run 1:
==> flow/design.v (excerpt) <==
module mac_16bit(out_rounded,md,mr,clk,rst);
output reg [26:0] out_rounded;
input [15:0] md,mr;               
input clk,rst;
reg [15:0] MD,MR;
reg [39:0] acc;
wire [39:0] mult_out;
wire [17:0] PP0,PP1,PP2,PP3,PP4,PP5,PP6,PP7,PP8;
reg [31:0] PP0_reg,PP1_reg,PP2_reg,PP3_reg,PP4_reg,PP5_reg,PP6_reg,PP7_reg,PP8_reg;
wire [31:0] PP0_FULL,PP1_FULL,PP2_FULL,PP3_FULL,PP4_FULL,PP5_FULL,PP6_FULL,PP7_FULL,PP8_FULL;
wire [7:0] neg;
wire [31:0] sum0,carry0,sum1,carry1,sum2,carry2,sum3,carry3,sum4,carry4,sum5,carry5,sum6,carry6;
wire [39:0] new_acc;
reg [2:0] setup_count;
reg setup_completed;
reg [8:0] count;
generatePartialProducts PP(.PP0(PP0),.PP1(PP1),.PP2(PP2),.PP3(PP3),.PP4(PP4),.PP5(PP5),.PP6(PP6),.PP7(PP7),.PP8(PP8),.neg(neg),.MD(MD),.MR(MR));
genvar i;
assign PP0_FULL[16:0] = PP0;
for(i=31; i>16; i=i-1) begin
  assign PP0_FULL[i] = PP0_FULL[16];
end
assign PP1_FULL[18:2] = PP1;
for(i=31; i>18; i=i-1) begin
  assign PP1_FULL[i] = PP1_FULL[18];
end
assign PP1_FULL[1] = 1'b0;
assign PP1_FULL[0] = neg[0];
assign PP2_FULL[20:4] = PP2;
for(i=31; i>20; i=i-1) begin
  assign PP2_FULL[i] = PP2_FULL[20];
end
assign PP2_FULL[3] = 1'b0;
assign PP2_FULL[2] = neg[1];
for(i=0; i<2; i=i+1) begin
  ...
==> flow/config.mk <==
export PLATFORM = sky130hd
export DESIGN_NAME = mac_16bit
export DESIGN_NICKNAME = mac_16bit
export VERILOG_FILES = /design/flow/design.v
export SDC_FILE = /design/flow/constraint.sdc
export NUM_CORES = 4
export LEC_CHECK = 0
export ABC_AREA = 1
export CAP_MARGIN = 20
export CELL_PAD_IN_SITES_GLOBAL_PLACEMENT = 1
export CORE_ASPECT_RATIO = 0.74
export CORE_MARGIN = 2
export CORE_UTILIZATION = 58
export CTS_CLUSTER_SIZE = 79
export GPL_ROUTABILITY_DRIVEN = 0
export MIN_ROUTING_LAYER = met1
export PLACE_DENSITY_LB_ADDON = 0.01
export SETUP_SLACK_MARGIN = 1.03
export SLEW_MARGIN = 20
export TNS_END_PERCENT = 70
==> flow/constraint.sdc <==
create_clock -name core_clock -period 5.17 [get_ports {clk}]
set_input_delay 1.0340 -clock core_clock [delete_from_list [all_inputs] [get_ports {clk}]]
set_output_delay 1.0340 -clock core_clock [all_outputs]
set_load 0.01 [all_outputs]
run.sh (not shown) runs the stock make flow with config.mk's settings and CLKGATE_MAP_FILE=.
Nothing crashed in run 1 and all stages finished; the problem is that the final layout failed, the offending checks being negative setup slack.
Setup changes, run 1 to run 2
- removing GPL_ROUTABILITY_DRIVEN (formerly 0)
- removing TNS_END_PERCENT (formerly 70)
- removing PLACE_DENSITY_LB_ADDON (formerly 0.01)
- changing CORE_UTILIZATION from 58 to 40
- changing SLEW_MARGIN from 20 to 30
- removing CORE_ASPECT_RATIO (formerly 0.74)
- removing MIN_ROUTING_LAYER (formerly met1)
- removing CELL_PAD_IN_SITES_GLOBAL_PLACEMENT (formerly 1)
- removing CTS_CLUSTER_SIZE (formerly 79)
- removing SETUP_SLACK_MARGIN (formerly 1.03)
- changing the clock period (ns, I/O delays scaled along) from 5.17 to 6.9
Run 2: flow completed, timing, DRC and antenna clean. Cell area: run 2 vs run 1 down 8.7%. Relative to run 1, the area of the multi-input gates measured on run 2 has decreased by a little under 10%. Count of H-tree levels built during CTS up 1 in run 2 wrt run 1. Diff run 1 and run 2: pin count of the biggest net entering global routing lower in run 2. Met2 track demand over resource (lower): run 2. The run with more routed wire is run 1, not run 2. Going from run 1 to run 2, clock transition time at the flip-flop clock pins of the worst setup and hold paths about even; TritonCTS buffer count rose about 21%.
> inputs changed (run 2 -> run 3)
- CTS_CLUSTER_DIAMETER newly set to 202
- PLACE_DENSITY_LB_ADDON newly set to 0.29
- SLEW_MARGIN changed from 30 to 20
- CTS_CLUSTER_SIZE newly set to 20
- CORE_UTILIZATION changed from 40 to 72
- the clock period (ns, I/O delays scaled along) changed from 6.9 to 5.58
[summary]
- STATUS run=run 3 STAGES=ALL_DONE FINAL_CHECKS=FAILED CAUSE=negative setup slack
- Between run 2 and run 3, area added between synthesis and finish is lower for run 2, run 3 comes in above that.
- Delta (run 3 minus run 2): sequential fraction of total cell area now smaller, worst-case setup margin in the final layout now smaller, routed length on met1 now larger, achievable frequency now smaller.
- Run 2 was routed with fewer vias than run 3.
- Final RePlAce weighted congestion (run 3 over run 2): increase, 14%
- Clock insertion delay at the later pin of the skew report across run 2 and run 3: no real change.
- On slew at the pin with the worst max-slew slack: run 3 sits above run 2.
- Run 3 ends up with higher area share of buffers outside the clock network than run 2 does.
